### design/flow/constraint.sdc
create_clock -name core_clock -period 13.6 [get_ports {sys_clk}]
set_input_delay 2.7200 -clock core_clock [delete_from_list [all_inputs] [get_ports {sys_clk}]]
set_output_delay 2.7200 -clock core_clock [all_outputs]
set_load 0.01 [all_outputs]
### design/flow/design.v
`timescale 1ns / 1ps
module uart_tx(clk,clk_x,rst,data_in,send,trans_done,txd);
input clk;
input clk_x;
input rst;
input[7:0] data_in;
input send;
output reg trans_done;
output reg txd;
reg[7:0] data_in_buf;
reg act0,act1;
reg act_down;
parameter
    idle=5'b00000,
    start=5'b00001,
    b0=5'b00011,
    b1=5'b00010,
    b2=5'b00110,
    b3=5'b00111,
    b4=5'b00101,
    b5=5'b00100,
    b6=5'b01100,
    b7=5'b01101,
    check=5'b01111,
    stop=5'b01110;
reg[4:0] present_state;
always@(posedge clk)
begin
    if(rst)
    begin
        act0 <= 1'b0;
        act1 <= 1'b0;
        act_down <= 1'b0;
        present_state <= idle;
        txd <= 1;
        trans_done <= 1'b0;
        data_in_buf <= 8'd0;
    end
    else if (clk_x) begin
     act0<=send;
     act1<=act0;
     act_down<=act0&~act1;
     case(present_state)
        idle: begin
                txd<=1;
                data_in_buf<=data_in;
                if(act_down==1)
                begin
                    present_state <= start;
                end
                else
                    present_state <= idle;
             end
             start: begin
                txd <= 'd0;
                present_state <= b0;
             end
             b0: begin
                txd <= data_in_buf[0];
                present_state<=b1;
             end
             b1: begin
                txd<=data_in_buf[1];
                present_state<=b2;
             end
             b2: begin
                txd<=data_in_buf[2];
                present_state<=b3;
             end
             b3: begin
                txd<=data_in_buf[3];
                present_state<=b4;
             end
             b4: begin
                txd<=data_in_buf[4];
                present_state<=b5;
             end
             b5: begin
                txd<=data_in_buf[5];
                present_state<=b6;
             end
             b6: begin
                txd<=data_in_buf[6];
                present_state<=b7;
             end
             b7: begin
                txd<=data_in_buf[7];
                present_state<=check;
             end
             check: begin
                txd<=data_in_buf[7]^data_in_buf[6]^data_in_buf[5]^data_in_buf[4]^data_in_buf[3]^data_in_buf[2]^data_in_buf[1]^data_in_buf[0];
                present_state<=stop;
             end
             stop: begin
                txd<='d1;
                trans_done <= 1;
                present_state<=idle;
             end
             default: present_state<=present_state;
        endcase
    end
end
endmodule
`timescale 1ns / 1ps
module uart_rx(clk,clk_16x,rst,rxd,data_rec,data_ready,data_error);
input clk;
input clk_16x;
input rst;
input rxd;
output reg data_ready;
output reg data_error;
output[7:0] data_rec;
reg[7:0] data_out,data_out1;
wire rxd_buf = ^data_out;
reg[15:0] clk_16x_cnt;
reg rxd1,rxd2;
reg start_flag;
parameter width=8;
parameter idle=1,one=2,two=3,stop=4;
reg[width-1:0] present_state;
reg[width-1:0] next_state;
assign data_rec=data_out1;
always@ (posedge clk)
begin
    if(rst)
        present_state<=idle;
    else if (clk_16x)
        present_state<=next_state;
end
always @(*)
begin
    next_state=idle;
    if(clk_16x_cnt<='d8)
        next_state=idle;
    if(clk_16x_cnt>'d8 && clk_16x_cnt <= 'd136)
        next_state=one;
    if(clk_16x_cnt>'d136 && clk_16x_cnt <= 'd152)
        next_state=two;
    if(clk_16x_cnt>'d152 && clk_16x_cnt <= 'd168)
        next_state=stop;
    if(clk_16x_cnt > 'd168)
        next_state=idle;
end
always@(posedge clk)
begin
    if(rst)
    begin
        rxd1<=1'd1;
        rxd2<=1'd1;
        data_ready<='d0;
        data_error<=1'd0;
        clk_16x_cnt<='d0;
        start_flag<=0;
        data_out<=8'd0;
        data_out1<=8'd0;
    end
    else if (clk_16x) begin
        case(present_state)
        idle: begin
              rxd1<=rxd;
              rxd2<=rxd1;
              if((~rxd1)&&rxd2)
                    start_flag<='d1;
              else if(start_flag==1)
                clk_16x_cnt<=clk_16x_cnt+'d1;
            end
         one: begin
                clk_16x_cnt<=clk_16x_cnt + 'd1;
                if(clk_16x_cnt=='d24)data_out[0]<=rxd;
                else if(clk_16x_cnt=='d40)data_out[1]<=rxd;
                else if(clk_16x_cnt=='d56)data_out[2]<=rxd;
                else if(clk_16x_cnt=='d72)data_out[3]<=rxd;
                else if(clk_16x_cnt=='d88)data_out[4]<=rxd;
                else if(clk_16x_cnt=='d104)data_out[5]<=rxd;
                else if(clk_16x_cnt=='d120)data_out[6]<=rxd;
                else if(clk_16x_cnt=='d136)data_out[7]<=rxd;
            end
         two: begin
                if(clk_16x_cnt=='d152)
                begin
                    if(rxd_buf==rxd) data_error<=1'd0;
                    else data_error<=1'd1;
                end
                clk_16x_cnt <= clk_16x_cnt+'d1;
            end
         stop: begin
                if(clk_16x_cnt=='d168)
                begin
                    if(1'd1==rxd)
                    begin
                        data_error<=1'd0;
                        data_ready<='d1;
                    end
                    else begin
                        data_error<=1'd1;
                        data_ready<='d0;
                    end
                end
                data_out1<=data_out;
                if(clk_16x_cnt>168)
                begin
                    clk_16x_cnt <= 0;
                    start_flag <= 0;
                end
                else
                    clk_16x_cnt <= clk_16x_cnt + 'd1;
            end
         default: ;
         endcase
    end
end
endmodule
`timescale 1ns / 1ps
module uart_top(
    input clk,
    input rst,
    input[7:0] data_in,
    output[7:0] data_rec,
    input rxd,
    output txd
);
wire clk_ms,clk_20ms,clk_16x,clk_x;
wire data_ready;
wire data_error;
wire send_ready;
reg send;
always @(posedge clk)
    if (rst) send <= 1'b0;
    else if (clk_ms) send <= ~send;
divclk my_divclk(
    .clk(clk),
    .rst(rst),
    .clk_ms(clk_ms),
    .btnclk(clk_20ms),
    .clk_16x(clk_16x),
    .clk_x(clk_x)
);
uart_tx tx(
    .clk(clk),
    .clk_x(clk_x),
    .rst(rst),
    .data_in({1'b1,data_in[6:0]}),
    .send(send),
    .trans_done(send_ready),
    .txd(txd)
    );
uart_rx rx(
    .clk(clk),
    .clk_16x(clk_16x),
    .rst(rst),
    .rxd(rxd),
    .data_rec(data_rec),
    .data_ready(data_ready),
    .data_error(data_error)
);
endmodule
module divclk(clk,rst,clk_ms,btnclk,clk_16x,clk_x);
input clk;
input rst;
output clk_ms,btnclk,clk_16x,clk_x;
reg[31:0] cnt1;
reg[31:0] cnt2;
reg[31:0] cnt3;
reg[31:0] cntclk_cnt;
reg clk_ms_q;
reg btnclk_q;
reg clk_16x_q;
reg clk_x_q;
parameter MS_MAX = 32'd15;
parameter BTN_MAX = 32'd63;
parameter X16_MAX = 32'd0;
parameter X_MAX = 32'd15;
assign clk_ms = (cnt1==MS_MAX) && !clk_ms_q;
assign btnclk = (cntclk_cnt==BTN_MAX) && !btnclk_q;
assign clk_16x = (cnt2==X16_MAX) && !clk_16x_q;
assign clk_x = (cnt3==X_MAX) && !clk_x_q;
always@(posedge clk)
begin
    if (rst) begin
        clk_ms_q<=1'b0;
        cnt1<=0;
    end
    else if(cnt1==MS_MAX)
    begin
        clk_ms_q<=~clk_ms_q;
        cnt1<=0;
    end
    else
        cnt1<=cnt1+1'b1;
end
always@(posedge clk)
begin
    if (rst) begin
        btnclk_q<=1'b0;
        cntclk_cnt<=0;
    end
    else if(cntclk_cnt==BTN_MAX)
    begin
        btnclk_q<=~btnclk_q;
        cntclk_cnt<=0;
    end
    else
        cntclk_cnt<=cntclk_cnt+1'b1;
end
always@(posedge clk)
begin
    if (rst) begin
        clk_16x_q<=1'b0;
        cnt2<=0;
    end
    else if(cnt2==X16_MAX)
    begin
        clk_16x_q<=~clk_16x_q;
        cnt2<='d0;
    end
    else
        cnt2<=cnt2+1'b1;
end
always@(posedge clk)
begin
    if (rst) begin
        clk_x_q<=1'b0;
        cnt3<=0;
    end
    else if(cnt3==X_MAX)
    begin
        clk_x_q<=~clk_x_q;
        cnt3<= 0;
    end
    else
        cnt3<=cnt3+1'b1;
end
endmodule
`timescale 1ns / 1ps
module engine(input [1:0] global_state, input clk, rst, power_on, power_off, manual_power,
              output reg next_power, output reg power_light);
    parameter POFF=1'b0,PON=1'b1;
    reg [1:0] temp_state;
    wire clk_ms,clk_20ms,clk_16x,clk_x;
    divclk my_divclk(
        .clk(clk),
        .rst(rst),
        .clk_ms(clk_ms),
        .btnclk(clk_20ms),
        .clk_16x(clk_16x),
        .clk_x(clk_x)
    );
    reg power1;
    reg [9:0] cnt;
    always @(posedge clk) begin
        if (rst) begin
          temp_state <= 2'b00;
          cnt <= 10'b0;
          power1 <= 1'b0;
        end
        else if (clk_ms) begin
          if (power_on == 1'b1 && power1 == 1'b0) begin
            cnt <= cnt + 10'b1;
            if (cnt == 10'd1000) begin
                cnt <= 10'b0;
                power1 <= 1'b1;
            end
          end
          if (power1 == 1'b1 && power_off == 1'b1) begin
            cnt <= 10'b0;
            power1 <= 1'b0;
          end
          if (global_state == 2'b00 && power_on != 1'b1 && manual_power == POFF) begin
            cnt <= 10'b0;
            power1 <= 1'b0;
          end
          if (temp_state != global_state) begin
            temp_state <= global_state;
            cnt <= 10'b0;
            power1 <= 1'b0;
          end
        end
    end
    always @(*) begin
        next_power = power1;
        power_light = next_power;
    end
endmodule
`timescale 1ns / 1ps
module milecounter(input clk, input rst, input moving, input activate,
output reg [7:0] seg1, output reg [7:0] seg2, output reg [7:0] an);
    reg[18:0] divclk_cnt;
    reg divclk;
    reg[29:0] cntclk_cnt;
    reg cntclk;
    reg[3:0] disp_dat;
    reg[2:0] disp_bit;
    reg[23:0] count;
    reg[3:0] res1;
    reg[3:0] res2;
    reg[3:0] res3;
    reg[3:0] res4;
    reg[3:0] res5;
    reg[3:0] res6;
    reg[3:0] res7;
    reg[23:0] count_n;
    reg[3:0] r1, r2, r3, r4, r5, r6, r7;
    reg[3:0] disp_dat_n;
    reg[2:0] disp_bit_n;
    reg[7:0] an_n;
    reg[7:0] seg_n;
    integer i;
    parameter maxcnt = 19'd7;
    parameter maxcount = 24'd9999999;
    parameter maxclk = 30'd0;
    wire div_en = (divclk_cnt == maxcnt) && !divclk;
    wire cnt_en = (cntclk_cnt == maxclk) && !cntclk;
    always @(posedge clk) begin
        if (rst) begin
            divclk_cnt <= 0;
            divclk <= 1'b0;
            cntclk_cnt <= 0;
            cntclk <= 1'b0;
        end
        else begin
            if (divclk_cnt == maxcnt) begin
                divclk <= ~divclk;
                divclk_cnt <= 0;
            end
            else divclk_cnt <= divclk_cnt + 1'b1;
            if (cntclk_cnt == maxclk) begin
                cntclk <= ~cntclk;
                cntclk_cnt <= 0;
            end
            else cntclk_cnt <= cntclk_cnt + 1'b1;
        end
    end
    always @(*) begin
        disp_bit_n = (disp_bit >= 7) ? 1'b0 : disp_bit + 1'b1;
        case (disp_bit_n)
            3'b000: begin
                disp_dat_n = (activate==1'b0)? 4'hf:res1;
                an_n = 8'b00000001;
            end
            3'b001: begin
                disp_dat_n = (activate==1'b0)? 4'hf:res2;
                an_n = 8'b00000010;
            end
            3'b010: begin
                disp_dat_n = (activate==1'b0)? 4'hf:res3;
                an_n = 8'b00000100;
            end
            3'b011: begin
                disp_dat_n = (activate==1'b0)? 4'hf:res4;
                an_n = 8'b00001000;
            end
            3'b100: begin
                disp_dat_n = (activate==1'b0)? 4'hf:res5;
                an_n = 8'b00010000;
            end
            3'b101: begin
                disp_dat_n = (activate==1'b0)? 4'hf:res6;
                an_n = 8'b00100000;
            end
            3'b110: begin
                disp_dat_n = (activate==1'b0)? 4'hf:res7;
                an_n = 8'b01000000;
            end
            3'b111: begin
                disp_dat_n = 0;
                an_n = 8'b10000000;
            end
            default: begin
                disp_dat_n = 0;
                an_n = 8'b00000000;
            end
        endcase
        case (disp_dat_n)
            4'h0 : seg_n = 8'hfc;
            4'h1 : seg_n = 8'h60;
            4'h2 : seg_n = 8'hda;
            4'h3 : seg_n = 8'hf2;
            4'h4 : seg_n = 8'h66;
            4'h5 : seg_n = 8'hb6;
            4'h6 : seg_n = 8'hbe;
            4'h7 : seg_n = 8'he0;
            4'h8 : seg_n = 8'hfe;
            4'h9 : seg_n = 8'hf6;
            4'ha : seg_n = 8'hee;
            4'hb : seg_n = 8'h3e;
            4'hc : seg_n = 8'h9c;
            4'hd : seg_n = 8'h7a;
            4'he : seg_n = 8'h9e;
            default : seg_n = 8'h8e;
        endcase
    end
    always @(posedge clk) begin
        if (rst) begin
            disp_bit <= 3'd0;
            disp_dat <= 4'd0;
            an <= 8'b00000001;
            seg1 <= 8'd0;
            seg2 <= 8'd0;
        end
        else if (div_en) begin
            disp_bit <= disp_bit_n;
            disp_dat <= disp_dat_n;
            an <= an_n;
            if (an_n > 8'b00001000) seg1 <= seg_n;
            else seg2 <= seg_n;
        end
    end
    always @(*) begin
        if(activate==1'b0)
            count_n = 0;
        else
            count_n = (moving == 1'b1) ? ((count == maxcount) ? 24'd0 : count + 24'd1) : count;
        r1 = 0;
        r2 = 0;
        r3 = 0;
        r4 = 0;
        r5 = 0;
        r6 = 0;
        r7 = 0;
        for (i = 23; i >= 0; i = i - 1) begin
            if (r1 >= 4'd5) r1 = r1 + 4'd3;
            if (r2 >= 4'd5) r2 = r2 + 4'd3;
            if (r3 >= 4'd5) r3 = r3 + 4'd3;
            if (r4 >= 4'd5) r4 = r4 + 4'd3;
            if (r5 >= 4'd5) r5 = r5 + 4'd3;
            if (r6 >= 4'd5) r6 = r6 + 4'd3;
            if (r7 >= 4'd5) r7 = r7 + 4'd3;
            r7 = {r7[2:0], r6[3]};
            r6 = {r6[2:0], r5[3]};
            r5 = {r5[2:0], r4[3]};
            r4 = {r4[2:0], r3[3]};
            r3 = {r3[2:0], r2[3]};
            r2 = {r2[2:0], r1[3]};
            r1 = {r1[2:0], count_n[i]};
        end
    end
    always @(posedge clk) begin
        if (rst) begin
            count <= 24'd0;
            res1 <= 4'd0;
            res2 <= 4'd0;
            res3 <= 4'd0;
            res4 <= 4'd0;
            res5 <= 4'd0;
            res6 <= 4'd0;
            res7 <= 4'd0;
        end
        else if (cnt_en) begin
            count <= count_n;
            res1 <= r1;
            res2 <= r2;
            res3 <= r3;
            res4 <= r4;
            res5 <= r5;
            res6 <= r6;
            res7 <= r7;
        end
    end
endmodule
`timescale 1ns / 1ps
module manual(input clk, input rst, input power, input[1:0] global_state, input[1:0] state, 
input[3:0] moving_state, input clutch,brake,throttle,rgs,left,right,
output reg [1:0] next_state, output reg [3:0] next_moving_state, 
output reg manual_power, output reg turn_left_light, output reg turn_right_light,
output [7:0] seg1, output [7:0] seg2, output [7:0] an);
    parameter POFF=1'b0,PON=1'b1;
    parameter NSTART=2'b00,START=2'b01,MOVING=2'b10;
    parameter NON_MOVING=4'b0000,MOVE_FORWARD=4'b0001,MOVE_BACK=4'b0010,
    TURN_RIGHT=4'b1000,TURN_LEFT=4'b0100;
    reg activate;
    reg moving;
    milecounter mc(.clk(clk), .rst(rst), .moving(moving), .activate(activate),
    .seg1(seg1), .seg2(seg2), .an(an));
    always @(*) begin
      if (power == 1'b1 && global_state == 2'b00) activate = 1'b1;
      else activate = 1'b0;
    end
    always @(*) begin
      if (moving_state == MOVE_FORWARD || moving_state == MOVE_BACK) moving = 1'b1;
      else moving = 1'b0;
    end
    always @(*) begin
    turn_left_light = 1'b0;
    turn_right_light = 1'b0;
    next_state = NSTART;
    next_moving_state = NON_MOVING;
    manual_power = power;
    if (power == PON && global_state == 2'b00) begin
      case(state)
      NSTART:begin
        turn_left_light = 1'b1;
        turn_right_light = 1'b1;
      if (brake) begin 
        next_state = NSTART;
        manual_power = PON; 
      end
      else if(throttle&&~clutch) begin 
        next_state = NSTART;
        manual_power = POFF; 
      end
      else if(throttle&&clutch&&~brake&&~rgs) begin 
        next_state = START;
        manual_power = PON; 
      end
      else begin 
        next_state = state;
        manual_power = power; 
      end
      next_moving_state = NON_MOVING;
      end
      START:begin
      turn_left_light = 1'b0;
      turn_right_light = 1'b0;
      manual_power = PON;
      if (brake) begin 
        next_state = NSTART;
        next_moving_state = NON_MOVING; 
      end
      else if (~clutch&&throttle) begin 
        next_state = MOVING;
        if (rgs) next_moving_state = MOVE_BACK;
        else next_moving_state = MOVE_FORWARD; 
      end
      else if (~throttle) begin
        next_state = state;
        next_moving_state = NON_MOVING;
        manual_power = power;
      end
      else begin 
        next_state = state;
        next_moving_state = moving_state;
        manual_power = power; 
      end
      if (next_state != NSTART && next_moving_state != NON_MOVING && next_moving_state != MOVE_BACK) begin
        if(~left&&~right) begin 
          if (next_state == MOVING) next_moving_state = MOVE_FORWARD;
          turn_left_light = 1'b0;
          turn_right_light = 1'b0;
        end 
        else if (~left&&right) begin
          if (next_state == MOVING) next_moving_state = TURN_RIGHT;
          turn_left_light = 1'b0;
          turn_right_light = 1'b1;
        end
        else if (left&&~right) begin
          if (next_state == MOVING) next_moving_state = TURN_LEFT;
          turn_right_light = 1'b0;
          turn_left_light = 1'b1;
        end
        else begin
          if (next_state == MOVING) next_moving_state = MOVE_FORWARD;
          turn_left_light = 1'b1;
          turn_right_light = 1'b1;
        end
      end
      end
      MOVING:begin
      if (rgs&&~clutch) begin
        manual_power = POFF;
        next_state = NSTART;
        next_moving_state = NON_MOVING;
      end
      else if (brake) begin
        manual_power = PON;
        next_state = NSTART;
        next_moving_state = NON_MOVING;
      end
      else if (~throttle) begin
        manual_power = PON;
        next_state = START;
        next_moving_state = NON_MOVING;
      end
      else if (rgs&&clutch) begin
        manual_power = PON;
        next_state = MOVING;
        next_moving_state = MOVE_BACK;
      end
      else if (~rgs) begin
        manual_power = PON;
        next_state = MOVING;
        next_moving_state = MOVE_FORWARD;
      end
      else begin
        manual_power = PON;
        next_state = state;
        next_moving_state = moving_state;
      end
      if (next_state != NSTART && next_moving_state != NON_MOVING && next_moving_state != MOVE_BACK) begin
        if(~left&&~right) begin 
          if (next_state == MOVING) next_moving_state = MOVE_FORWARD;
          turn_left_light = 1'b0;
          turn_right_light = 1'b0;
        end 
        else if (~left&&right) begin
          if (next_state == MOVING) next_moving_state = TURN_RIGHT;
          turn_left_light = 1'b0;
          turn_right_light = 1'b1;
        end
        else if (left&&~right) begin
          if (next_state == MOVING) next_moving_state = TURN_LEFT;
          turn_right_light = 1'b0;
          turn_left_light = 1'b1;
        end
        else begin
          if (next_state == MOVING) next_moving_state = MOVE_FORWARD;
          turn_left_light = 1'b1;
          turn_right_light = 1'b1;
        end
      end
      end
      endcase
    end
    else begin
      turn_left_light = 1'b0;
      turn_right_light = 1'b0; 
      next_state = NSTART;
      next_moving_state = NON_MOVING;
    end
    end
endmodule
`timescale 1ns / 1ps
module semiauto(input power, input [1:0] global_state, input [3:0] detector, 
input[1:0] state, input[3:0] moving_state, input rst, input sys_clk, 
input left, input right, input straight, input back, 
output reg [1:0] next_state, output reg [3:0] next_moving_state);
  parameter s1=2'b01, s2=2'b00, s3=2'b10, s4=2'b11;
  parameter MOVE_FORWARD=4'b0001, STOP=4'b0000, TURN_LEFT=4'b0100, TURN_RIGHT=4'b1000;
  reg crossroad;
  reg around;
  reg [15:0] turn_cnt;
  reg [10:0] cool_cnt;
  reg [3:0] traffic;
  wire clk_ms,clk_20ms,clk_16x,clk_x;
  divclk myclk(sys_clk,rst,clk_ms,clk_20ms,clk_16x,clk_x);
  always @(posedge sys_clk) begin
    if (rst == 1'b1) begin
      turn_cnt <= 11'b0;
    end
    else if (clk_20ms) begin
      if (state == s3) turn_cnt <= turn_cnt + 11'b1;
      else turn_cnt <= 11'b0;
    end
  end
  always @(posedge sys_clk) begin
    if (rst == 1'b1) begin
      cool_cnt <= 11'b0;
    end
    else if (clk_20ms) begin
      if (state == s4) cool_cnt <= cool_cnt + 11'b1;
      else cool_cnt <= 11'b0;
    end
  end
  always @(posedge sys_clk) begin
    if (rst) crossroad <= 1'b1;
    else if (detector[0] || ~detector[1] || ~detector[2]) crossroad <= 1'b1;
    else crossroad <= 1'b0;
  end
  always @(*) begin
    if (straight) begin
      traffic = MOVE_FORWARD;
      around = 1'b0;
    end
    else if (back) begin
      traffic = TURN_LEFT;
      around = 1'b1;
    end
    else if (left && ~right) begin
      traffic = TURN_LEFT;
      around = 1'b0;
    end 
    else if (~left && right) begin
      traffic = TURN_RIGHT;
      around = 1'b0;
    end 
    else begin
      traffic = STOP;
      around = 1'b0;
    end 
  end
  always @(*) begin
    if (power == 1'b1 && global_state == 2'b10) begin
      case (state)
        s1:begin
          case (crossroad)
            1'b0: begin
              next_state = s1;
              next_moving_state = MOVE_FORWARD;
            end
            1'b1: begin
              next_state = s2;
              next_moving_state = STOP;
            end
            default: begin
              next_state = s1;
              next_moving_state = MOVE_FORWARD;
            end
          endcase
        end 
        s2:begin
          case (traffic)
            STOP: begin
              next_state = s2;
              next_moving_state = STOP;
            end 
            MOVE_FORWARD: begin
              next_state = s4;
              next_moving_state = MOVE_FORWARD;
            end
            TURN_LEFT: begin
              next_state = s3;
              next_moving_state = TURN_LEFT;
            end
            TURN_RIGHT: begin
              next_state = s3;
              next_moving_state = TURN_RIGHT;
            end
            default: begin
              next_state = s2;
              next_moving_state = STOP;
            end
          endcase
        end
        s3:begin
          case (around)
            1'b1: begin
              if (turn_cnt >= 16'd200) begin
                next_state = s4;
                next_moving_state = MOVE_FORWARD;
              end
              else begin
                next_state = s3;
                if (moving_state == TURN_LEFT) next_moving_state = TURN_LEFT;
                else next_moving_state = TURN_RIGHT;
              end
            end
            1'b0: begin
              if (turn_cnt >= 16'd100) begin
                next_state = s4;
                next_moving_state = MOVE_FORWARD;
              end
              else begin
                next_state = s3;
                if (moving_state == TURN_LEFT) next_moving_state = TURN_LEFT;
                else next_moving_state = TURN_RIGHT;
              end
            end
            default: begin
              next_state = s3;
              if (moving_state == TURN_LEFT) next_moving_state = TURN_LEFT;
              else next_moving_state = TURN_RIGHT;
            end
          endcase
        end
        s4:begin
          if (cool_cnt >= 11'd50) begin
            next_state = s1;
            next_moving_state = MOVE_FORWARD;
          end
          else begin
            next_state = s4;
            next_moving_state = MOVE_FORWARD;
          end
        end
      endcase
    end
    else begin
      next_state = s2;
      next_moving_state = STOP;
    end
  end
endmodule
`timescale 1ns / 1ps
module auto(input sys_clk, rst, power,
global_state, input[1:0] state, input[3:0] moving_state, input[3:0] detector,
output pl_beacon_sig, output de_beacon_sig,
output reg[1:0] next_state, output reg[3:0] next_moving_state);
    parameter MOVING=2'b01, WAITING=2'b00, TURNING=2'b10, COOLING=2'b11;
    parameter MOVE_FORWARD=4'b0001, STOP=4'b0000, TURN_LEFT=4'b0100, TURN_RIGHT=4'b1000;
    assign pl_beacon_sig = 1'b0;
    assign de_beacon_sig = 1'b0;
    reg crossroad;
    reg [3:0] nms;
    reg [10:0] turn_cnt;
    reg [10:0] cool_cnt;
    reg [10:0] wait_cnt;
    wire clk_ms,clk_20ms,clk_16x,clk_x;
    divclk myclk(sys_clk,rst,clk_ms,clk_20ms,clk_16x,clk_x);
    always @(*) begin
        if (power == 1'b1 && global_state == 2'b01) begin
            case (state)
                MOVING: begin
                  case (crossroad)
                    1'b0: begin
                      next_state = MOVING;
                      next_moving_state = MOVE_FORWARD;
                    end
                    1'b1: begin
                      next_state = WAITING;
                      next_moving_state = STOP;
                    end
                  endcase
                end
                WAITING: begin
                  if (wait_cnt >= 11'd100) begin
                    case (nms)
                        MOVE_FORWARD: begin
                            next_state = COOLING;
                            next_moving_state = MOVE_FORWARD;
                        end
                        TURN_LEFT: begin
                            next_state = TURNING;
                            next_moving_state = TURN_LEFT;
                        end
                        TURN_RIGHT: begin
                            next_state = TURNING;
                            next_moving_state = TURN_RIGHT;
                        end
                        default: begin
                            next_state = WAITING;
                            next_moving_state = STOP;
                        end
                    endcase
                  end
                  else begin
                    next_state = WAITING;
                    next_moving_state = STOP;
                  end       
                end 
                TURNING: begin
                    if (turn_cnt >= 11'd100) begin
                        next_state = COOLING;
                        next_moving_state = MOVE_FORWARD;
                    end
                    else begin
                        next_state = TURNING;
                        if (moving_state == TURN_LEFT) next_moving_state = TURN_LEFT;
                        else next_moving_state = TURN_RIGHT;
                    end
                end
                COOLING: begin
                    if (cool_cnt >= 11'd50) begin
                        next_state = MOVING;
                        next_moving_state = MOVE_FORWARD;
                    end
                    else begin
                        next_state = COOLING;
                        next_moving_state = MOVE_FORWARD;
                    end
                end
            endcase
        end
        else begin
          next_state = WAITING;
          next_moving_state = STOP;
        end
    end
    always @(posedge sys_clk) begin
         if (rst) nms <= STOP;
         else case (detector)  
            4'b0001: nms <= TURN_LEFT;
            4'b0010: nms <= TURN_LEFT;
            4'b0011: nms <= TURN_LEFT;
            4'b1010: nms <= TURN_LEFT;
            4'b1011: nms <= TURN_LEFT;
            4'b0000: nms <= TURN_RIGHT;
            4'b0100: nms <= TURN_RIGHT;
            4'b0101: nms <= TURN_RIGHT;
            4'b1000: nms <= TURN_RIGHT;
            4'b1001: nms <= TURN_RIGHT;
            4'b1100: nms <= TURN_RIGHT;
            4'b1101: nms <= TURN_RIGHT;
            4'b0110: nms <= MOVE_FORWARD;
            4'b0111: nms <= MOVE_FORWARD;
            4'b1110: nms <= MOVE_FORWARD;
            4'b1111: nms <= MOVE_FORWARD;
         endcase
    end
    always @(posedge sys_clk) begin
        if (rst) crossroad <= 1'b1;
        else if (detector[0] || ~detector[1] || ~detector[2]) crossroad <= 1'b1;
        else crossroad <= 1'b0;
    end
    always @(posedge sys_clk) begin
        if (rst == 1'b1) begin
            wait_cnt <= 11'b0;
        end
        else if (clk_20ms) begin
            if (state == WAITING) wait_cnt <= wait_cnt + 11'b1;
            else wait_cnt <= 11'b0;
        end
    end
    always @(posedge sys_clk) begin
        if (rst == 1'b1) begin
            turn_cnt <= 11'b0;
        end
        else if (clk_20ms) begin
            if (state == TURNING) turn_cnt <= turn_cnt + 11'b1;
            else turn_cnt <= 11'b0;
        end
    end
    always @(posedge sys_clk) begin
        if (rst == 1'b1) begin
            cool_cnt <= 11'b0;
        end
        else if (clk_20ms) begin
            if (state == COOLING) cool_cnt <= cool_cnt + 11'b1;
            else cool_cnt <= 11'b0;
        end
    end
endmodule
`timescale 1ns / 1ps
module SimulatedDevice(
    input[1:0] global_state,
    input sys_clk,
    input rx,
    output tx,
    input turn_left_signal,
    input turn_right_signal,
    input move_forward_signal,
    input move_backward_signal,
    input place_barrier_signal,
    input destroy_barrier_signal,
    input rst,
    input clutch,
    input throttle,
    input brake,
    input power_on,
    input power_off,
    output front_detector,
    output back_detector,
    output left_detector,
    output right_detector,
    output move_backward_light,
    output move_forward_light,
    output turn_left_light,
    output turn_right_light,
    output power_light,
    output reg [2:0] state_light,
    output reg [3:0] moving_light,
    output [7:0] seg1,
    output [7:0] seg2,
    output [7:0] an
    );
    wire power;
    reg [1:0] state;
    reg [3:0] moving_state;
    wire manual_power;
    wire [1:0] next_state1;
    wire [1:0] next_state2;
    wire [1:0] next_state3;
    wire [3:0] next_moving_state1;
    wire [3:0] next_moving_state2;
    wire [3:0] next_moving_state3;
    wire pl_beacon_sig, de_beacon_sig;
    wire next_power;
    engine en(.global_state(global_state), .clk(sys_clk), .rst(rst), .power_on(power_on), .power_off(power_off), 
    .manual_power(manual_power), .next_power(next_power), .power_light(power_light));
    manual ma(.clk(sys_clk), .rst(rst), .power(power), .global_state(global_state), .state(state), .moving_state(moving_state), .clutch(clutch), 
    .brake(brake), .throttle(throttle), .rgs(move_backward_signal), .left(turn_left_signal), 
    .right(turn_right_signal), .next_state(next_state1), .next_moving_state(next_moving_state1),
    .manual_power(manual_power), .turn_left_light(turn_left_light), .turn_right_light(turn_right_light),
    .seg1(seg1), .seg2(seg2), .an(an));
    semiauto sa(.power(power), .global_state(global_state),
    .detector({front_detector, left_detector, right_detector, back_detector}),
    .state(state), .moving_state(moving_state), .rst(rst), .sys_clk(sys_clk), 
    .left(turn_left_signal), .right(turn_right_signal), .straight(move_forward_signal), 
    .back(move_backward_signal), .next_state(next_state2), .next_moving_state(next_moving_state2));
    auto au(.sys_clk(sys_clk), .rst(rst), .power(power), .global_state(global_state), 
    .state(state), .moving_state(moving_state),
    .detector({front_detector, left_detector, right_detector, back_detector}),
    .pl_beacon_sig(pl_beacon_sig), .de_beacon_sig(de_beacon_sig), 
    .next_state(next_state3), .next_moving_state(next_moving_state3));
    assign power = next_power;
    assign move_backward_light = 1'b0;
    assign move_forward_light = 1'b0;
    always @(*) begin
      if (power == 1'b1) begin
        if (global_state == 2'b00) begin
            if (state == 2'b00) state_light = 3'b001;
            else if (state == 2'b01) state_light = 3'b010;
            else state_light = 3'b100;
        end
        else begin
          case (state)
            2'b00: state_light = 3'b001;
            2'b01: state_light = 3'b010;
            2'b10: state_light = 3'b100;
            2'b11: state_light = 3'b111; 
          endcase
        end
        moving_light = moving_state;
      end 
      else begin
        state_light = 3'b000;
        moving_light = moving_state;
      end
    end
    always @(posedge sys_clk) begin
        if (rst == 1'b1) begin
          state <= 2'b00;
          moving_state <= 4'b0000;
        end
        else begin
          case (global_state)
            2'b00:begin
                state <= next_state1;
                moving_state <= next_moving_state1;
            end
            2'b10:begin
                state <= next_state2;
                moving_state <= next_moving_state2;
            end
            2'b01:begin
                state <= next_state3;
                moving_state <= next_moving_state3;
            end
            default: ;
          endcase
        end
    end
    wire [7:0] in = {2'b10, 2'b00, moving_state};
    wire [7:0] rec;
    assign front_detector = rec[0];
    assign left_detector = rec[1];
    assign right_detector = rec[2];
    assign back_detector = rec[3];
    uart_top md(.clk(sys_clk), .rst(rst), .data_in(in), .data_rec(rec), .rxd(rx), .txd(tx));
endmodule
### design/flow/run.sh
#!/bin/bash
# the make line also repeats each setting of config.mk as NAME=value (left out here)
make -C /OpenROAD-flow-scripts/flow DESIGN_CONFIG=/design/flow/config.mk WORK_HOME=/design/flow/orfs CLKGATE_MAP_FILE= finish
### design/flow/config.mk
export PLATFORM = sky130hd
export DESIGN_NAME = SimulatedDevice
export DESIGN_NICKNAME = SimulatedDevice
export VERILOG_FILES = /design/flow/design.v
export SDC_FILE = /design/flow/constraint.sdc
export NUM_CORES = 4
export LEC_CHECK = 0
export ABC_AREA = 1
export CAP_MARGIN = 5
export CORE_MARGIN = 2
export CORE_UTILIZATION = 72
export CTS_CLUSTER_DIAMETER = 59
export SETUP_SLACK_MARGIN = -1.04
export SLEW_MARGIN = 30
==> changes_impl.md, run 1 <==
### Physical design

* Clk buf depth at 3
* Synthesized registers at approximately 470
* CTS root buf: clkbuf_16
* Exit stage: global routing
* Yosys synthesis warning count at 11
* Top Ports at 57
* Placer Congestion at 0.942
* Die height at roughly 220 um
* # rows at 77
* Syn Inst Count at 4906
* Post-cts hold buffer count at 0
* H-tree levels at 2
* Count leader, synth: nand2_1
* Post-DP HPWL at roughly 56 mm
* Main flop type: dfxtp_1
* Complex Gates by Area at 0.113
* Sequential area share after synthesis at 0.287
* Die Width at ~220 um
* Top cells, area: dfxtp_1 (29%), nand2_1 (11%), inv_1 (9.1%)
* Synthesized cell area at approximately 32000 sq um
* Area share, top type at 0.287
* FFs w/ async S/R, synth at 0
* MUX area fraction at 0.000308
* Synth Area per Inst at 6.62 sq um
* Placeable Area at 44300 sq um
* Synth cell types at about 80
* Fraction of the mapped netlist area in adder cells at 0.0382
* XOR/XNOR Fraction of Synth Area at 0.0286
* Commonest cells post-synth: nand2_1 (929), inv_1 (787), dfxtp_1 (465)
* Area reported by Yosys stat at 32500 sq um
* Pre-CTS setup slack at -2.69 ns
* Synth area leader: dfxtp_1
* Die area at 46800 sq um
* Ys cells at 4906
* CTS Buf Count at around 50
* Initial Utilization at 0.732
* Simple share at 0.420
* Placed cell count at about 5.9k
* # clock sinks at between 400 and 500
* PortBufs at about 50
* Post-synth EDFFs at 0
* Status: aborted with a tool error
* Top comb family, area: simple AND/OR/NAND/NOR gates
repair_timing:
action,4_1_cts
endpoints found under the setup margin,23
gates resized,101
pin swaps,93
setup buffers,51
per-stage QoR:
stage / TNS, ns / util / area (sq um)
CTS: -23.00 / 0.893 / 39600
floorplan: -21.35 / - / 32900
detailed placement: -57.21 / 0.838 / 37200
global placement: -42.56 / 0.838 / 37100
==> run 2: changes to the inputs <==
- ABC_AREA: 1 -> unset
- CAP_MARGIN: 5 -> 20
- CORE_UTILIZATION: 72 -> 40
- CTS_CLUSTER_DIAMETER: 59 -> unset
- MAX_ROUTING_LAYER: unset -> met4
- PLACE_DENSITY_LB_ADDON: unset -> 0.07
- SETUP_SLACK_MARGIN: -1.04 -> 2.5
- SLEW_MARGIN: 30 -> 20
- clock period: 13.6 -> 20.7 ns (I/O delays scaled with it)
==> run 2 against run 1 <==
  * The run now finishes clean
  * Area after synthesis is 6.7% higher
  * Synthesized cell count is 7.5% lower
  * Die size is 90% higher
==> changes_impl.md, run 2 <==
### Physical design

* Top power group: the clock network
* First-pass GRT wire length at ~160 mm
* Largest net degree at the start of global routing at 70
* GRT Total Usage at 0.207
* Top Ports at roughly 57
* MI comb area at ~26000 sq um
* Clk latency of the worst-skew pair at ~0.64 ns
* Detail Route Antenna Nets at 0
* Synthesized cell area at 34600 sq um
* Hold Path Cell Cnt at 1
* Complex Gates by Area at 0.239
* Die area at 88900 sq um
* Pwr dens at around 43 nW/um^2
* Vias in the first global route at ~32k
* Comb power frac at 0.027
* Worst path arrival time at 19.50 ns
* Total Wirelength at ~94 mm
* CP endpoint: ma.mc.res7[2]
* Area growth from synthesis to layout at 28.2%
* Fraction of the mapped netlist area in adder cells at 0.0364
* Final period utilization at 0.917
* Via count at 34.3k
* Die height at between 200 and 300 um
* Yosys synthesis warning count at 11
* Worst reg2reg path depth at approximately 100
* Power in the clock group at roughly 0.96 mW
* Final net count at around 5k
* Final Max Slew Viols at 0
* Ys cells at around 4.5k
* Area share, top type at 0.269
* Cell family with most CP delay: AND-OR/OR-AND gates
* Filler cell count at 8337
* Reg2Reg Setup Slack at 4.00 ns
* Hold Fails Final Rpt at 0
* Critical path launch point: global_state[1]
* Clock network fraction of design power at 0.501
* First-pass DRT Iterations at 5
* Post-cts hold buffer count at 0
* Initial antenna violation count at 1
* Die Width at ~300 um
* XOR/XNOR Fraction of Synth Area at 0.0940
* CP max FO at 5
* Clock tree from TritonCTS: built
* Clk buf depth at 3
* CTS root buf: clkbuf_16
* Worst-margin pin slew at between 1 and 1.5 ns
* N_diodes at 0
* Max transition margin at 0.295
* Simple share at 0.282
* HP Class: reg2reg
* Mean routed wirelength per cell at between 15 and 20 um
* Kind of critical path: in2reg
* Placeable Area at approximately 85000 sq um
* Critical path buffers and inverters at 21
* Worst hold slack at approximately 0.44 ns
* Vias per cell at roughly 5.5
* Top comb family, area: simple AND/OR/NAND/NOR gates
* Status: finished clean
* Comb group at 0.0510 mW
* Most common cell on crit path: ha_4
* PortBufs at roughly 50
* Placer Congestion at just under 0.9
* Max_cap viols at 0
* FF-to-FF Start: ma.mc.res1[0]
* Cell internal pwr at approximately 1.5 mW
* Area reported by Yosys stat at 34600 sq um
* Main flop type: dfxtp_1
* # clock sinks at 465
* WP data required at ~21 ns
* Commonest cells post-synth: nor2_1 (669), dfxtp_1 (465), nand2_1 (399)
* Top cells, area: dfxtp_1 (27%), nor2_1 (7.3%), xor2_1 (5.0%)
* Sequential power at ~0.91 mW
* Post-synth EDFFs at 0
* CP max-delay cell: a311o_1
* Sequential Power Share at 0.472
* Synth cell types at 151
* FF/Latch Area at 9310 sq um
* CP max stage delay at ~0.35 ns
* Clock Pin Slew Worst Setup and Hold Paths at roughly 0.060 ns
* Levels on crit path at 103
* Leak at 16.7 nW
* DRC violations left at 0
* FFs w/ async S/R, synth at 0
* Synth area leader: dfxtp_1
* Syn Inst Count at approximately 4.5k
* CP endpoint kind: flop
* CTS Buf Count at about 55
* RSZ-0062 raised after global routing: true
* Hold-critical path endpoint: ma.mc.divclk_cnt[0]
* Post-DP HPWL at around 67 mm
* Synth Area per Inst at roughly 7.6 sq um
* Peak supply drop at between 0.07 and 0.08 mV
* Synthesized registers at 465
* Worst reg2reg endpoint: ma.mc.res7[2]
* MUX area fraction at 0.0381
* Final setup viols at 0
* Log Warnings at between 60 and 70
* Iteration-0 DRC Markers at 1969
* Post-route minimum period at approximately 19 ns
* Max Clock Freq at approximately 0.053 GHz
* Initial Utilization at 0.405
* Util after Layout at 0.520
* H-tree levels at 2
* Grt total ovfl at 0
* # rows at roughly 110
* Switch Pwr at approximately 0.45 mW
* Count leader, synth: nor2_1
* Min-delay src: ma.mc.divclk_cnt[0]
* Sw Ratio at 0.235
* CP Launch Type: input pin
* Clk_skew at roughly 0.046 ns
* Sequential area share after synthesis at 0.269
## run 2: area by class of cell
class | instances | area share
sequential | 465 | 0.210
tap | 1144 | 0.0323
clock buffer | 73 | 0.0348
timing repair buffer | 613 | 0.109
clock inverter | 29 | 0.00581
multi-input combinational | 3727 | 0.594
inverter | 154 | 0.0142
## run 2: layer usage
metal  GRT usage  routed length, um
met2       0.335              42900
met5           -                  0
met3      0.0233               3340
met4      0.0503               2120
met1       0.276              45500
## run 2: timing repair
action | in CTS | in global routing
pin swaps | 151 | 86
setup endpoints to repair | 23 | 23
gates resized | 192 | 119
endpoints found under the hold margin | 0 | 0
cloned | 0 | 0
setup buffers | 110 | 43
## run 2: stage by stage
stage / setup TNS, ns / total power [mW] / setup slack, ns / instances / instance area (sq um)
6_report: 0 / 1.92 / 1.71 / 6205 / 44400
3_5_place_dp: -0.591 / 0.977 / -0.155 / 5948 / 39900
3_3_place_gp: -0.176 / 0.977 / -0.0750 / 5948 / 39900
2_1_floorplan: 0 / 0.960 / 0.0539 / 4541 / 35800
5_1_grt: 0 / 1.99 / 0.859 / 6205 / 44400
4_1_cts: 0 / 1.95 / 1.55 / 6160 / 43400
==> run 3: changes to the inputs <==
- ABC_AREA: unset -> 1
- CAP_MARGIN: 20 -> 10
- CELL_PAD_IN_SITES_DETAIL_PLACEMENT: unset -> 2
- CORE_ASPECT_RATIO: unset -> 1.32
- CORE_UTILIZATION: 40 -> 33
- CTS_CLUSTER_DIAMETER: unset -> 297
- GPL_ROUTABILITY_DRIVEN: unset -> 1
- MIN_ROUTING_LAYER: unset -> met1
- PLACE_DENSITY_LB_ADDON: 0.07 -> 0.26
- SETUP_SLACK_MARGIN: 2.5 -> unset
- TNS_END_PERCENT: unset -> 70
- clock period: 20.7 -> 39.5 ns (I/O delays scaled with it)
==> run 3 against run 2 <==
  * Combinational power shrank 19%
  * Still clean
  * Critical path type unchanged
  * Global-route usage grew 8.8 points
  * Largest cell class unchanged
  * Critical endpoint is now ma.mc.res7[1]
  * Sequential share of layout area grew 4.8 points
  * Count of clock-buffer cells in the layout shrank 3
  * Utilization shrank 15 points
  * Register-to-register slack gained 16 ns
  * Cell count grew 1.2%
  * Die size grew 13%
  * Clock skew shrank 0.011 ns
  * Non-clock buffer count shrank 550
  * Final area shrank 19%
  * Via count grew 4.4%
==> changes_impl.md, run 3 <==
### Physical design

* Status: finished clean
* Post-route minimum period at roughly 27 ns
* Synth cell types at approximately 80
* # clock sinks at roughly 470
* Clock tree from TritonCTS: built
* Area share, top type at 0.287
* Vias per cell at 5.69
* Worst reg2reg path depth at ~120
* Filler cell count at 11.7k
* Sequential area share after synthesis at 0.287
* Largest net degree at the start of global routing at 62
* Post-cts hold buffer count at 0
* Detail Route Antenna Nets at 0
* Finished Cell Area at ~36000 sq um
* First-pass GRT wire length at ~230 mm
* Synth area leader: dfxtp_1
* Kind of critical path: in2reg
* Top cells, area: dfxtp_1 (29%), nand2_1 (11%), inv_1 (9.1%)
* Switch Pwr at between 0.2 and 0.3 mW
* Post-DP HPWL at 98.0 mm
* Power in the clock group at approximately 0.54 mW
* Worst path arrival time at between 20 and 30 ns
* Iteration-0 DRC Markers at ~1.6k
* Critical path buffers and inverters at 26
* Ys cells at 4906
* Sequential power at about 0.48 mW
* Most common cell on crit path: nand2_1
* CP endpoint: ma.mc.res7[1]
* Pwr dens at roughly 30 nW/um^2
* Area reported by Yosys stat at 32500 sq um
* FF-to-FF Start: en.power1
* Leak at between 15 and 20 nW
* Final setup viols at 0
* Total Wirelength at 149 mm
* MUX area fraction at 0.000308
* CP max stage delay at roughly 0.60 ns
* WP data required at 40.05 ns
* Mean routed wirelength per cell at roughly 24 um
* Hold Path Cell Cnt at 1
* Via count at 35.7k
* Worst reg2reg endpoint: ma.mc.res7[1]
* CP max-delay cell: o21ai_0
* CTS Buf Count at around 53
* GRT Total Usage at 0.295
* Die Width at roughly 280 um
* Die area at 101000 sq um
* Clk latency of the worst-skew pair at 0.67 ns
* Initial antenna violation count at 3
* Sequential Power Share at 0.451
* Setup Buffers After CTS at 0
* Grt total ovfl at 0
* Simple share at 0.420
* Hold-critical path endpoint: sa.myclk.cntclk_cnt[0]
* Yosys synthesis warning count at 11
* Placer Congestion at about 0.85
* CP max FO at 28
* CP endpoint kind: flop
* RSZ-0062 raised after global routing: false
* Overall power at approximately 1.1 mW
* Min-delay src: sa.myclk.cntclk_cnt[0]
* # rows at around 130
* Top Ports at 57
* First-pass DRT Iterations at 5
* Post-DP Area at around 34000 sq um
* Levels on crit path at around 120
* Main flop type: dfxtp_1
* Placeable Area at around 100000 sq um
* Clock network fraction of design power at 0.510
* CTS root buf: clkbuf_16
* Worst-margin pin slew at approximately 1.1 ns
* Top comb family, area: simple AND/OR/NAND/NOR gates
* Max Clock Freq at between 0.03 and 0.04 GHz
* Critical path launch point: global_state[0]
* Reg2Reg Setup Slack at just under 20 ns
* Complex Gates by Area at 0.113
* HP Class: reg2reg
* Final Max Slew Viols at 0
* Area growth from synthesis to layout at 11.3%
* Clock Pin Slew Worst Setup and Hold Paths at roughly 0.060 ns
* Comb power frac at 0.039
* Max_cap viols at 0
* Initial Utilization at 0.332
* Setup TNS at 0 ns
* Clk buf depth at 3
* Synth Area per Inst at between 6 and 7 sq um
* Post-synth EDFFs at 0
* Syn Inst Count at just under 5k
* Sw Ratio at 0.264
* Count leader, synth: nand2_1
* Cell internal pwr at 0.782 mW
* Die height at 364 um
* Synthesized registers at between 400 and 500
* Comb group at roughly 0.041 mW
* Peak supply drop at just under 0.04 mV
* Non-filler cells, final at about 6.3k
* Fraction of the mapped netlist area in adder cells at 0.0382
* XOR/XNOR Fraction of Synth Area at 0.0286
* Max transition margin at 0.238
* Post-cts resize count at 0
* DRC violations left at 0
* Synthesized cell area at between 30000 and 40000 sq um
* Cell family with most CP delay: simple AND/OR/NAND/NOR gates
* Final net count at roughly 5.1k
* Hold Fails Final Rpt at 0
* Final period utilization at 0.689
* H-tree levels at 2
* FFs w/ async S/R, synth at 0
* PortBufs at approximately 50
* Top power group: the clock network
* CP Launch Type: input pin
* Clk_skew at 0.0346 ns
* Commonest cells post-synth: nand2_1 (929), inv_1 (787), dfxtp_1 (465)
* Util after Layout at 0.369
* Log Warnings at 58
* Vias in the first global route at ~42k
* Placed cell count at just over 6k
-- run 3: per-layer routing --
layer / wire length, um / vias up / part of all wire / track usage
li1: - / 16120 / - / -
met1: 50600 / 17787 / 0.34 / 0.263
met3: 5930 / 718 / 0.040 / 0.0481
met2: 81200 / 1118 / 0.55 / 0.570
met5: 0 / - / 0 / -
met4: 10700 / 0 / 0.072 / 0.202
-- run 3: layout make-up --
class	count	area, sq um	share of cell area
diodes	4	10.0	0.000277
clock buffers	70	1510	0.0418
clock inverters	28	299	0.00828
inverters	864	3280	0.0907
multi-input cells	3512	19500	0.541
flip-flops and latches	465	9310	0.258
well taps	1273	1590	0.0441
repair buffers	63	596	0.0165
-- run 3: stage by stage --
step | hold WS [ns] | setup WS, ns
final | 0.459 | 12.29
after floorplan | 0.417 | 17.55
after detailed placement | 0.448 | 12.29
after CTS | 0.465 | 12.47
after global routing | 0.487 | 10.74
after global placement | 0.430 | 14.51
==> run 4: changes to the inputs <==
- ABC_AREA: 1 -> unset
- CAP_MARGIN: 10 -> 20
- CELL_PAD_IN_SITES_DETAIL_PLACEMENT: 2 -> unset
- CORE_ASPECT_RATIO: 1.32 -> unset
- CORE_UTILIZATION: 33 -> 65
- CTS_CLUSTER_DIAMETER: 297 -> unset
- GPL_ROUTABILITY_DRIVEN: 1 -> unset
- MAX_ROUTING_LAYER: met4 -> unset
- MIN_ROUTING_LAYER: met1 -> unset
- PLACE_DENSITY_LB_ADDON: 0.26 -> unset
- SETUP_SLACK_MARGIN: unset -> 5.0
- TNS_END_PERCENT: 70 -> unset
- clock period: 39.5 -> 18.6 ns (I/O delays scaled with it)
==> run 4 against run 3 <==
  * The layout now fails its checks (negative setup slack)
  * First-iteration DRC count up 110%
  * Via count grew 5.5%
  * Total power is 91% higher
  * Final area up 27%
  * Die size fell by 45%
  * Clock power increased by 78%
  * Utilization rose by 50 points
  * Global-route usage up 2.7 points
  * Wire length down 32%
  * Synthesized cell count down 7.5%
  * Non-clock buffer count is 847 higher
  * Sequential share of layout area decreased by 5.5 points
  * Critical path type unchanged
  * Largest cell class unchanged
  * Highest routed layer is now met5
==> changes_impl.md, run 4 <==
### Physical design

* Status: finished with violations
* SO Viols: negative setup slack
* Hold Fails Final Rpt at 0
* Grt total ovfl at 0
* Hold-critical path endpoint: ma.mc.divclk_cnt[0]
* Iteration-0 DRC Markers at 3500
* Worst path arrival time at between 15 and 20 ns
* Largest net degree at the start of global routing at ~59
* Max transition margin at 0.278
* Clk latency of the worst-skew pair at a little over 0.6 ns
* Fraction of the mapped netlist area in adder cells at 0.0364
* Placeable Area at 52700 sq um
* Yosys synthesis warning count at 11
* Non-filler cells, final at 6034
* Cell family with most CP delay: AND-OR/OR-AND gates
* CP endpoint: ma.mc.res7[2]
* Worst reg2reg path depth at between 100 and 150
* CP endpoint kind: flop
* Overall power at between 2 and 2.5 mW
* Placer Congestion at slightly above 0.9
* Placed cell count at 5778
* Main flop type: dfxtp_1
* Complex Gates by Area at 0.239
* Area growth from synthesis to layout at 32.8%
* RSZ-0062 raised after global routing: true
* Finished Cell Area at 46000 sq um
* Power in the clock group at just under 1 mW
* CP Launch Type: input pin
* HP Class: reg2reg
* Clock network fraction of design power at 0.475
* Sequential Power Share at 0.497
* MI comb area at 26400 sq um
* First-pass DRT Iterations at 8
* Initial Utilization at 0.658
* Vias per cell at approximately 6.2
* Top cells, area: dfxtp_1 (27%), nor2_1 (7.3%), xor2_1 (5.0%)
* # rows at around 84
* Mean routed wirelength per cell at 16.8 um
* WP data required at around 19 ns
* Synth Area per Inst at approximately 7.6 sq um
* Clock Pin Slew Worst Setup and Hold Paths at ~0.060 ns
* Post-synth EDFFs at 0
* Top comb family, area: simple AND/OR/NAND/NOR gates
* CP max FO at 5
* N_diodes at 0
* Final setup viols at 19
* Post-route minimum period at ~19 ns
* Vias in the first global route at approximately 34k
* Leak at between 15 and 20 nW
* Cell internal pwr at roughly 1.6 mW
* Final period utilization at 1.02
* Die Width at ~230 um
* Top Ports at roughly 57
* Sequential area share after synthesis at 0.269
* Post-cts hold buffer count at 0
* Comb group at approximately 0.058 mW
* Total Wirelength at approximately 100 mm
* Critical path launch point: global_state[1]
* Top power group: sequential cells
* First-pass GRT wire length at between 150 and 200 mm
* Filler cell count at ~2.9k
* # clock sinks at ~470
* Most common cell on crit path: ha_4
* CTS root buf: clkbuf_16
* Worst-margin pin slew at between 1 and 1.5 ns
* Pwr dens at 44.2 nW/um^2
* Max Clock Freq at about 0.052 GHz
* Clk_skew at approximately 0.04 ns
* H-tree levels at 2
* Worst hold slack at roughly 0.44 ns
* Final net count at approximately 5.4k
* XOR/XNOR Fraction of Synth Area at 0.0940
* Synth area leader: dfxtp_1
* Ys cells at 4538
* Synthesized cell area at 34600 sq um
* CP max-delay cell: a311o_1
* Simple share at 0.282
* Die area at 55100 sq um
* Switch Pwr at ~0.46 mW
* DRC violations left at 0
* Area reported by Yosys stat at 34600 sq um
* Worst reg2reg endpoint: ma.mc.res7[2]
* Synth cell types at approximately 150
* Max_cap viols at 0
* Via count at roughly 38k
* MUX area fraction at 0.0381
* Clk buf depth at 3
* Log Warnings at 63
* Hold Path Cell Cnt at 1
* Detail Route Antenna Nets at 0
* CP max stage delay at 0.37 ns
* Critical path buffers and inverters at 21
* Sequential power at 1.01 mW
* Syn Inst Count at between 4k and 5k
* Reg2Reg Setup Slack at about 1.3 ns
* Peak supply drop at 0.0816 mV
* GRT Total Usage at 0.322
* Area share, top type at 0.269
* Min-delay src: ma.mc.divclk_cnt[0]
* Levels on crit path at 105
* Worst setup margin at -0.464 ns
* Die height at around 230 um
* Final Max Slew Viols at 0
* Initial antenna violation count at 1
* PortBufs at ~50
* Post-DP Area at approximately 42000 sq um
* Post-DP HPWL at ~64 mm
* Synthesized registers at 465
* FF-to-FF Start: ma.mc.res1[0]
* FF/Latch Area at a little over 9000 sq um
* Count leader, synth: nor2_1
* FFs w/ async S/R, synth at 0
* Clock tree from TritonCTS: built
* Comb power frac at 0.029
* Commonest cells post-synth: nor2_1 (669), dfxtp_1 (465), nand2_1 (399)
* Sw Ratio at 0.229
* Kind of critical path: in2reg
* Util after Layout at 0.873
* CTS Buf Count at 49
==> run 4: what timing repair did <==
item,CTS,global route
gates resized,193,140
pin swaps,156,108
endpoints found under the setup margin,27,27
cloned,0,1
setup buffers,92,73
==> run 4: cell type report <==
type,count,share of cell area
clock buffers,66,0.0296
clock inverters,23,0.00514
inverters,154,0.0138
multi-input cells,3728,0.575
flip-flops and latches,465,0.202
well taps,688,0.0187
repair buffers,910,0.155
==> run 4: stage by stage <==
stage / setup TNS [ns] / setup slack, ns
6_report: -4.28 / -0.464
4_1_cts: -0.0970 / -0.0626
3_5_place_dp: -32.77 / -1.90
3_3_place_gp: -25.16 / -1.45
5_1_grt: -20.22 / -1.17
2_1_floorplan: -25.64 / -1.63
==> run 4: metal layers <==
metal  GRT usage  up-vias  wire length [um]
met4      0.0955        2              3370
met2       0.560     1469             49900
met5           0        -                13
met1       0.423    17770             42500
li1            -    18130                 -
met3      0.0315      329              5670
==> run 5: changes to the inputs <==
- CORE_UTILIZATION: 65 -> 70
- CTS_CLUSTER_SIZE: unset -> 40
- SETUP_SLACK_MARGIN: 5.0 -> unset
- clock period: 18.6 -> 15.1 ns (I/O delays scaled with it)
==> run 5 against run 4 <==
  * Area after synthesis stayed put
  * Synthesized cell count stayed put
  * Die size is 7.0% lower
  * The flow now stops in global routing
==> changes_impl.md, run 5 <==
### Physical design

* Status: aborted with a tool error
* Exit stage: global routing
* First error: [ERROR GRT-0232] Routing congestion too high. Check the congestion heatmap in the GUI.
* Simple share at 0.282
* Fraction of the mapped netlist area in adder cells at 0.0364
* Syn Inst Count at about 4.5k
* Top cells, area: dfxtp_1 (27%), nor2_1 (7.3%), xor2_1 (5.0%)
* Complex Gates by Area at 0.239
* Count leader, synth: nor2_1
* Yosys synthesis warning count at 11
* Placer Congestion at just over 0.9
* PortBufs at ~50
* Post-synth EDFFs at 0
* XOR/XNOR Fraction of Synth Area at 0.0940
* Placed cell count at between 5k and 6k
* Synthesized registers at roughly 470
* H-tree levels at 2
* Commonest cells post-synth: nor2_1 (669), dfxtp_1 (465), nand2_1 (399)
* Die height at ~230 um
* Post-DP HPWL at a little over 70 mm
* Initial Utilization at 0.709
* GRT Total Usage at 0.666
* CTS Buf Count at 48
* Die area at slightly above 50000 sq um
* FFs w/ async S/R, synth at 0
* CTS root buf: clkbuf_16
* Ys cells at approximately 4.5k
* Die Width at roughly 230 um
* MUX area fraction at 0.0381
* Synth Area per Inst at between 7 and 8 sq um
* Post-cts hold buffer count at 0
* Synth area leader: dfxtp_1
* # rows at slightly above 80
* Top Ports at 57
* Pre-CTS setup slack at -4.43 ns
* Synthesized cell area at 34600 sq um
* Synth cell types at 151
* Area reported by Yosys stat at approximately 35000 sq um
* Area share, top type at 0.269
* Sequential area share after synthesis at 0.269
* Top comb family, area: simple AND/OR/NAND/NOR gates
* Main flop type: dfxtp_1
* # clock sinks at approximately 470
* Post-DP Area at around 42000 sq um
* Grt total ovfl at between 60 and 70
* Placeable Area at a little under 50000 sq um
* Clk buf depth at 3
## run 5: repair_timing
item,4_1_cts
buffers inserted,97
resized,162
endpoints found under the setup margin,23
pin swaps,135
## run 5: metal layers
metal | global-route usage | GRT overflow
met1 | 0.684 | 7
met2 | 0.868 | 35
met3 | 0.500 | 5
met4 | 0.506 | 14
met5 | 0.432 | 0
## run 5: metrics by stage
step           TNS, ns  utilization
3_3_place_gp    -74.74        0.865
3_5_place_dp    -90.24        0.865
2_1_floorplan   -90.05            -
4_1_cts         -55.91        0.930
==> run 6: changes to the inputs <==
- ABC_AREA: unset -> 1
- CORE_UTILIZATION: 70 -> 71
- CTS_CLUSTER_DIAMETER: unset -> 290
- CTS_CLUSTER_SIZE: 40 -> 37
- PLACE_DENSITY: unset -> 0.62
- clock period: 15.1 -> 13.8 ns (I/O delays scaled with it)
==> run 6 against run 5 <==
  * The flow again stops in global routing
  * Area after synthesis shrank 6.3%
  * Synthesized cell count grew 8.1%
  * Die size shrank 7.4%
==> changes_impl.md, run 6 <==
### Physical design

* Status: aborted with a tool error
* Exit stage: global routing
* First error: [ERROR GRT-0232] Routing congestion too high. Check the congestion heatmap in the GUI.
* MUX area fraction at 0.000308
* Syn Inst Count at roughly 4.9k
* Post-DP HPWL at roughly 55 mm
* Top comb family, area: simple AND/OR/NAND/NOR gates
* FFs w/ async S/R, synth at 0
* Count leader, synth: nand2_1
* # rows at between 70 and 80
* CTS root buf: clkbuf_16
* PortBufs at about 50
* Top Ports at ~57
* # clock sinks at between 400 and 500
* Die height at 218 um
* Die area at ~47000 sq um
* Simple share at 0.420
* Area reported by Yosys stat at between 30000 and 40000 sq um
* Placer Congestion at approximately 0.95
* Sequential area share after synthesis at 0.287
* Yosys synthesis warning count at 11
* Synthesized registers at ~470
* Placeable Area at 45300 sq um
* Pre-CTS setup slack at -2.56 ns
* Clk buf depth at 3
* Synthesized cell area at 32500 sq um
* H-tree levels at 1
* Commonest cells post-synth: nand2_1 (929), inv_1 (787), dfxtp_1 (465)
* GRT Total Usage at 0.754
* Main flop type: dfxtp_1
* Top cells, area: dfxtp_1 (29%), nand2_1 (11%), inv_1 (9.1%)
* Die Width at between 200 and 250 um
* XOR/XNOR Fraction of Synth Area at 0.0286
* Fraction of the mapped netlist area in adder cells at 0.0382
* Synth area leader: dfxtp_1
* Synth Area per Inst at roughly 6.6 sq um
* Grt total ovfl at roughly 170
* Initial Utilization at 0.717
* Complex Gates by Area at 0.113
* Synth cell types at around 80
* Area share, top type at 0.287
* Ys cells at ~4.9k
* CTS Buf Count at 16
* Post-synth EDFFs at 0
run 6: through the flow:
step                      setup TNS [ns]  area [sq um]  power, mW  hold WS [ns]  cells
after CTS                         -20.95         39200       2.11         0.459   6054
after detailed placement          -52.35         37200       1.50         0.435   5927
after floorplan                   -16.19         33000       1.47         0.417   4909
after global placement            -39.73         37200       1.49         0.427   5927
run 6: layer usage:
layer | global-route usage | overflow
met3 | 0.609 | 6
met5 | 0.450 | 0
met4 | 0.734 | 74
met1 | 0.743 | 3
met2 | 0.918 | 89
run 6: timing repair:
action                     4_1_cts
hold buffers                     0
pin swaps                      147
gates resized                  206
setup buffers                  110
setup endpoints to repair       24
hold endpoints to repair         0
==> run 7: changes to the inputs <==
- CTS_CLUSTER_DIAMETER: 290 -> unset
- CTS_CLUSTER_SIZE: 37 -> 100
- PLACE_DENSITY: 0.62 -> unset
- clock period: 13.8 -> 17.5 ns (I/O delays scaled with it)
==> run 7 against run 6 <==
  * Now clean on timing, DRC and antenna
  * Synthesized cell count is the same
  * Die size is the same
  * Area after synthesis is the same
==> changes_impl.md, run 7 <==
### Physical design

* Pre-CTS setup slack at -0.678 ns
* DRC violations left at 0
* Syn Inst Count at 4906
* PortBufs at ~50
* First-pass DRT Iterations at 8
* Placer Congestion at 0.936
* Die height at 218 um
* Critical path launch point: global_state[0]
* MUX area fraction at 0.000308
* Fraction of the mapped netlist area in adder cells at 0.0382
* Log Warnings at about 60
* Grt total ovfl at 0
* Min-delay src: md.my_divclk.cnt3[0]
* Initial antenna violation count at 0
* HP Class: reg2reg
* Synth Area per Inst at ~6.6 sq um
* Final net count at 5221
* Max_cap viols at 0
* Critical path buffers and inverters at 28
* Leak at 18.3 nW
* GRT Max-Usage Layer: met2
* Simple share at 0.420
* Clock network fraction of design power at 0.470
* Pwr dens at between 50 and 60 nW/um^2
* M1 GR Usage at 0.358
* Complex Gates by Area at 0.113
* N_diodes at 0
* Met2 track demand over resource at 0.537
* Top power group: sequential cells
* Final setup viols at 0
* Largest net degree at the start of global routing at approximately 62
* Post-cts hold buffer count at 0
* Kind of critical path: in2reg
* H-tree levels at 2
* Clk_skew at roughly 0.034 ns
* Top cells, area: dfxtp_1 (29%), nand2_1 (11%), inv_1 (9.1%)
* Post-synth EDFFs at 0
* Yosys synthesis warning count at 11
* Sequential area share after synthesis at 0.287
* Sequential Power Share at 0.495
* Vias per cell at between 5 and 6
* Finished Cell Area at around 37000 sq um
* Clk buf depth at 3
* CP max FO at 4
* Detail Route Antenna Nets at 0
* Comb power frac at 0.036
* Top comb family, area: simple AND/OR/NAND/NOR gates
* Comb group at 0.0777 mW
* Switch Pwr at 0.502 mW
* Power in the clock group at just over 1 mW
* Worst reg2reg path depth at about 120
* Placeable Area at ~45000 sq um
* Clk latency of the worst-skew pair at ~0.61 ns
* Max Clock Freq at between 0.06 and 0.07 GHz
* CP max-delay cell: or2_2
* Status: finished clean
* Sw Ratio at 0.230
* Final Max Slew Viols at 0
* Ys cells at 4906
* Peak supply drop at approximately 0.076 mV
* Worst reg2reg endpoint: ma.mc.res7[2]
* CTS root buf: clkbuf_16
* WP data required at roughly 18 ns
* Clock tree from TritonCTS: built
* CP Launch Type: input pin
* Post-route minimum period at approximately 17 ns
* Hold Path Cell Cnt at 1
* Worst setup margin at approximately 0.93 ns
* CP endpoint: ma.mc.res7[2]
* Vias in the first global route at ~29k
* Initial Utilization at 0.717
* Final period utilization at 0.947
* Cell family with most CP delay: simple AND/OR/NAND/NOR gates
* First-pass GRT wire length at 122 mm
* Area growth from synthesis to layout at 12.9%
* Count leader, synth: nand2_1
* CP endpoint kind: flop
* GRT Total Usage at 0.293
* FF-to-FF Start: moving_state[1]
* Met3 Resource Use GR at 0.0291
* Reg2Reg Setup Slack at between 3 and 4 ns
* Iteration-0 DRC Markers at between 1.5k and 2k
* Main flop type: dfxtp_1
* Synth area leader: dfxtp_1
* Synthesized cell area at around 32000 sq um
* Die area at 47400 sq um
* Commonest cells post-synth: nand2_1 (929), inv_1 (787), dfxtp_1 (465)
* Synthesized registers at around 470
* # rows at slightly below 80
* Clock Pin Slew Worst Setup and Hold Paths at about 0.060 ns
* # clock sinks at 465
* Post-DP HPWL at between 50 and 60 mm
* Area share, top type at 0.287
* FFs w/ async S/R, synth at 0
* Hold Fails Final Rpt at 0
* Total Wirelength at just over 70 mm
* Sequential power at 1.08 mW
* Area reported by Yosys stat at 32500 sq um
* CTS Buf Count at between 40 and 50
* CP max stage delay at between 0.2 and 0.3 ns
* Die Width at ~220 um
* Hold-critical path endpoint: md.my_divclk.cnt3[0]
* Mean routed wirelength per cell at between 10 and 15 um
* Worst-margin pin slew at 1.07 ns
* XOR/XNOR Fraction of Synth Area at 0.0286
* Worst path arrival time at between 15 and 20 ns
* Via count at 31.5k
* Most common cell on crit path: nand2_2
* Top Ports at between 50 and 60
* Cell internal pwr at 1.68 mW
* Synth cell types at roughly 80
* Levels on crit path at roughly 120
* Max transition margin at 0.281
* Post-DP Area at 34500 sq um
==> run 7: cell type report <==
type	instances	area (sq um)
Sequential cell	465	9310
Inverter	864	3280
Timing Repair Buffer	214	1740
Clock buffer	71	1430
Multi-Input combinational cell	3512	20000
Clock inverter	16	161
Tap cell	600	751
Fill cell	3368	8640
==> run 7: timing repair <==
| item | in CTS | in global routing |
|---|---|---|
| gates resized | 3 | 122 |
| endpoints found under the setup margin | 2 | 23 |
| buffers inserted | 0 | 10 |
| pin swaps | 0 | 51 |
==> run 7: metal layers <==
metal  vias to the layer above  wire length, um  part of all wire
met5                         -                0                 0
met4                         0             1680             0.024
met3                       150             2770             0.039
met2                       655            35200              0.49
met1                     14263            31800              0.44
li1                      16440                -                 -
==> run 7: metrics by stage <==
step           hold WS [ns]   util  std cells  total power, mW  TNS (ns)
5_1_grt               0.472  0.809       5742             2.25    -0.634
2_1_floorplan         0.417      -       4909             1.16         0
6_report              0.447  0.809       5742             2.18         0
4_1_cts               0.449  0.798       5732             2.19         0
3_3_place_gp          0.425  0.762       5644             1.18    -0.567
3_5_place_dp          0.436  0.762       5645             1.18     -3.11
No activity file was given, so power comes from the tool's default toggle rates.
